==> inputs of v4 <==
==> flow/design.v <==
`timescale 1ns / 1ps
module ALU(
    input [7:0] A,
    input [7:0] B,
    output [7:0] Y
    );    
    assign Y = A + B;
endmodule
`timescale 1ns / 1ps
module ControlUnit(
    input [1:0] op,
    output reg ALUControl,
    output reg RegWrite,
    output reg MemRead,
    output reg MemWrite,
    output reg Branch
    );
    always @(op) begin
        case (op)
            2'b00: begin  
                ALUControl <= 1;
                RegWrite <= 1;
                MemRead <= 0;
                MemWrite <= 0;
                Branch <= 0;
            end
            2'b01: begin  
                ALUControl <= 0;
                RegWrite <= 1;
                MemRead <= 1;
                MemWrite <= 0;
                Branch <= 0;
            end
            2'b10: begin  
                ALUControl <= 0;
                RegWrite <= 0;
                MemRead <= 0;
                MemWrite <= 1;
                Branch <= 0;
            end
            2'b11: begin  
                ALUControl <= 0;
                RegWrite <= 0;
                MemRead <= 0;
                MemWrite <= 0;
                Branch <= 1;
            end
        endcase
    end
endmodule
`timescale 1ns / 1ps
module DataMemory(
	 input reset, 
    input clk,
    input [7:0] address,
    input [7:0] writeData,
    input MemWrite,
    input MemRead,
    output [7:0] readData
    );
    wire [7:0] memory [31:0];
    wire [4:0] index = address[4:0];
    genvar g;
    generate
        for (g = 0; g < 32; g = g + 1) begin : word
            reg [7:0] q;
            always @(posedge clk or posedge reset) begin
                if (reset)
                    q <= (g < 16) ? g : (8'd0 - (g - 16));
                else if (MemWrite && index == g)
                    q <= writeData;
            end
            assign memory[g] = q;
        end
    endgenerate
    assign readData = (MemRead) ? memory[index] : writeData;
endmodule
`timescale 1ns / 1ps
module Hex_to_7seg(
    input [3:0] hex,
    output reg [6:0] seg
    );
    always @ (hex) begin
        case (hex)
            4'd0: seg = 7'b0111111;  
            4'd1: seg = 7'b0000110;  
            4'd2: seg = 7'b1011011;  
            4'd3: seg = 7'b1001111;  
            4'd4: seg = 7'b1100110;  
            4'd5: seg = 7'b1101101;  
            4'd6: seg = 7'b1111101;  
            4'd7: seg = 7'b0000111;  
            4'd8: seg = 7'b1111111;  
            4'd9: seg = 7'b1101111;  
            4'd10: seg = 7'b1110111;  
            4'd11: seg = 7'b1111100;  
            4'd12: seg = 7'b0111001;  
            4'd13: seg = 7'b1011110;  
            4'd14: seg = 7'b1111001;  
            4'd15: seg = 7'b1110001;  
            default: seg = 7'b0000000;  
        endcase
    end
endmodule
`timescale 1ns / 1ps
module ProgramCounter(
    input clk,
    input reset,
    input [7:0] nextPC,
    output reg [7:0] PC
    );
    always @(posedge clk or posedge reset) begin
        if (reset)
            PC <= 8'b0;
        else
            PC <= nextPC;
    end
endmodule
`timescale 1ns / 1ps
module RegisterFile(
	 input reset,
    input [1:0] rs, rt, rd,
    input [7:0] writeData,
    input RegWrite,
    input clk,
    output [7:0] rsData, rtData
    );
    reg [7:0] registers [3:0];
always @(posedge clk or posedge reset) begin
    if (reset) begin
        registers[0] <= 8'b00000000;
        registers[1] <= 8'b00000000;
        registers[2] <= 8'b00000000;
        registers[3] <= 8'b00000000;
    end else if (RegWrite) begin
        registers[rd] <= writeData;
    end
end
    assign rsData = registers[rs];
    assign rtData = registers[rt];
endmodule
`timescale 1ns / 1ps
module Microprocessor(
    input oscillator,
    input reset,
    input [7:0] instruction,
    output [6:0] seg1,
    output [6:0] seg2,
    output [6:0] seg3,
    output [6:0] seg4,
    output [7:0] PC
);
    wire clk;
    wire [7:0] nextPC;
    wire [1:0] rs, rt, rd, RegisterDestination, operation;
    wire [7:0] rsData, rtData, writeData, ALUResult, MemoryResult, MemoryAddress;
    wire RegWrite, MemRead, MemWrite, Branch;
    assign clk = oscillator;
    assign rs = instruction[5:4];
    assign rt = instruction[3:2];
    assign rd = instruction[1:0];
    assign operation = instruction[7:6];
    ControlUnit cu(
        .op(instruction[7:6]),
        .ALUControl(ALUControl),
        .RegWrite(RegWrite),
        .MemRead(MemRead),
        .MemWrite(MemWrite),
        .Branch(Branch)
    );
	 assign writeData = (operation==2'b00) ? ALUResult 
	 			: (operation == 2'b11) ? {6'b000000, rd}
	 			: MemoryResult;
	 assign RegisterDestination = ALUControl ? rd : rt;
    RegisterFile rf(
        .reset(reset),
        .rs(rs),
        .rt(rt),
        .rd(RegisterDestination),
        .writeData(writeData),
        .RegWrite(RegWrite),
        .clk(clk),
        .rsData(rsData),
        .rtData(rtData)
    );
    ALU alu(
        .A(rsData),
        .B(rtData),
        .Y(ALUResult)
    );
	 assign MemoryAddress = (rd == 2'b00) ? rsData :
									(rd ==2'b01) ? rsData + 8'b00000001:
									(rd ==2'b10) ? rsData - 8'b00000010:
									(rd ==2'b11) ? rsData - 8'b00000001 :
									rsData;
    DataMemory dm(
        .reset(reset),
        .clk(clk),
        .address(MemoryAddress),
        .writeData(rtData),
        .MemWrite(MemWrite),
        .MemRead(MemRead),
        .readData(MemoryResult)
    );
    ProgramCounter pc(
        .clk(clk),
        .reset(reset),
        .nextPC(nextPC),
        .PC(PC)
    );
	 assign nextPC = (rd == 2'b00) ? PC + 1 :
                    (rd == 2'b01) ? (Branch ? PC + 2 : PC + 1) :
                    (rd == 2'b10) ? (Branch ? PC - 1 : PC + 1) :
                    (rd == 2'b11) ? (Branch ? PC : PC + 1) :
                    PC + 1;
    Hex_to_7seg display1(
        .hex(writeData[7:4]),
        .seg(seg1)
    );
    Hex_to_7seg display2(
        .hex(writeData[3:0]),
        .seg(seg2)
    );
	 Hex_to_7seg display3(
        .hex(PC[7:4]),
        .seg(seg3)
    );
    Hex_to_7seg display4(
        .hex(PC[3:0]),
        .seg(seg4)
    );
endmodule
==> flow/run.sh <==
#!/bin/bash
# the make line also repeats each setting of config.mk as NAME=value (left out here)
make -C /OpenROAD-flow-scripts/flow DESIGN_CONFIG=/design/flow/config.mk WORK_HOME=/design/flow/orfs CLKGATE_MAP_FILE= finish
==> flow/config.mk <==
export PLATFORM = sky130hd
export DESIGN_NAME = Microprocessor
export DESIGN_NICKNAME = Microprocessor
export VERILOG_FILES = /design/flow/design.v
export SDC_FILE = /design/flow/constraint.sdc
export NUM_CORES = 4
export LEC_CHECK = 0
export CAP_MARGIN = 15
export CORE_ASPECT_RATIO = 0.68
export CORE_MARGIN = 2
export CORE_UTILIZATION = 60
export CTS_CLUSTER_DIAMETER = 238
export GPL_ROUTABILITY_DRIVEN = 0
export MIN_ROUTING_LAYER = met1
export SETUP_SLACK_MARGIN = -0.14
export SLEW_MARGIN = 5
export TNS_END_PERCENT = 40
==> flow/constraint.sdc <==
create_clock -name core_clock -period 7.48 [get_ports {oscillator}]
set_input_delay 1.4960 -clock core_clock [delete_from_list [all_inputs] [get_ports {oscillator}]]
set_output_delay 1.4960 -clock core_clock [all_outputs]
set_load 0.01 [all_outputs]
==> v30 (differences from v4) <==
==> flow/config.mk (replaced) <==
export PLATFORM = sky130hd
export DESIGN_NAME = Microprocessor
export DESIGN_NICKNAME = Microprocessor
export VERILOG_FILES = /design/flow/design.v
export SDC_FILE = /design/flow/constraint.sdc
export NUM_CORES = 4
export LEC_CHECK = 0
export ABC_AREA = 1
export CAP_MARGIN = 5
export CELL_PAD_IN_SITES_GLOBAL_PLACEMENT = 2
export CORE_MARGIN = 10
export CORE_UTILIZATION = 27
export CTS_CLUSTER_DIAMETER = 333
export CTS_CLUSTER_SIZE = 15
export GPL_ROUTABILITY_DRIVEN = 0
export GPL_TIMING_DRIVEN = 0
export MIN_ROUTING_LAYER = met2
export SLEW_MARGIN = 35
export TNS_END_PERCENT = 85
==> flow/constraint.sdc (replaced) <==
create_clock -name core_clock -period 10.0 [get_ports {oscillator}]
set_input_delay 2.0000 -clock core_clock [delete_from_list [all_inputs] [get_ports {oscillator}]]
set_output_delay 2.0000 -clock core_clock [all_outputs]
set_load 0.01 [all_outputs]
==> results <==
- In v4 the via count is lower than in v30, by 29%.
- In v30 the first-iteration DRC count is larger than in v4, by about 16%.
- Between v4 and v30, the lower area after synthesis is in v30 (gap about 2.4%, measured against v30).
- Of v30 and v4, v30 has the higher clock skew (gap 0.0014 ns).
- In sequential cell count, v30 and v4 do not differ.
- Against v4, the cell count of v30 is larger by about 40%.
- Between v4 and v30, the lower non-clock buffer count is in v30 (gap 228).
- v4 finished but failed the layout checks on setup timing. v30 completed without violations.
- Against v4, the global-route usage of v30 is lower by 13 points.
- In v4 the hold slack is better than in v30, by 0.020 ns.
- Between v4 and v30, the lower synthesized cell count is in v4 (gap 30%, measured against v30).

---

==> 01-04 <==
RTL: the design.v shown in full above, as it stands there.
clock: 10.0 ns
lec_check: 0
cap_margin: 20
core_margin: 2
core_utilization: 40
slew_margin: 20
run.sh (not shown) runs the stock make flow with config.mk's settings and CLKGATE_MAP_FILE=.
==> inputs of 02-05, as changes to 01-04 <==
Settings changed: SETUP_SLACK_MARGIN set to 1.89.
==> flow/constraint.sdc (replaced) <==
create_clock -name core_clock -period 9.77 [get_ports {oscillator}]
set_input_delay 1.9540 -clock core_clock [delete_from_list [all_inputs] [get_ports {oscillator}]]
set_output_delay 1.9540 -clock core_clock [all_outputs]
set_load 0.01 [all_outputs]
==> deck_impl_summary.md <==
Physical Implementation Snapshot

Final layout
  • Nets: 1,779
  • Sequential cell area share: 35.2%

Power and ir drop
  • Comb pwr share: 46.5%
  • Total Power: 5.96 mW
  • P_seq: 1.80 mW

Global routing
  • First-pass GRT wire length: 92.7 mm
  • Met3 usage: 5.79%
  • Met2 usage: 43.4%

Min path
  • Hold Startpoint: dm.word[14].q[6]

Critical path
  • CP cell instances: buf_12 > mux4_2 > inv_4 > ha_4 > or4b_4 > o22ai_4 > o31a_1 > buf_6 > buf_6 > a211oi_4 > buf_6 > and4_1 > a2111oi_4 > buf_4 > o2111a_1 > nand4_1 > nand2_1 > buf_4 > mux2_4 > a22oi_2 > buf_2
  • CP max FO: 7
  • FF-to-FF End: rf.registers[2][6]

Final timing
  • Clock skew: 0.0222 ns

CTS
  • Setup bufs post-CTS: 65

Routing
  • Metal3 WL: 5.39 mm
  • Top Layer Used: met4

Run status
  • Status: finished clean
# the run above: 02-05

==> deck_impl_summary.md <==
Physical Implementation Snapshot

Power and ir drop
  • Comb pwr share: 42.8%
  • Max power group: combinational logic
  • P_seq: 1.77 mW
  • Total Power: 5.20 mW

Routing
  • Routed len/inst: 28.0 µm
  • Post-route ant nets: 0

Global routing
  • Met2 usage: 43.8%
  • First-pass GRT wire length: 90.6 mm
  • Met3 usage: 4.83%

Critical path
  • CP max FO: 10
  • FF-to-FF End: rf.registers[1][7]
  • Crit path from: instruction[5]
  • CP cell instances: dlymetal6s2s_1 > mux4_2 > buf_4 > ha_1 > nor3_1 > a211o_1 > nand3_1 > buf_4 > nor3_1 > a221oi_1 > nand4_1 > a211o_1 > a21oi_2 > buf_4 > ha_1 > a21oi_1 > o21ai_0 > o21ai_0 > clkdlybuf4s50_1

CTS
  • Setup bufs post-CTS: 1

Min path
  • Hold Startpoint: rf.registers[3][6]

Run status
  • Status: finished clean

Final layout
  • Sequential cell area share: 38.6%
# the run above: 01-04

Power is estimated from default activity; no workload was simulated.
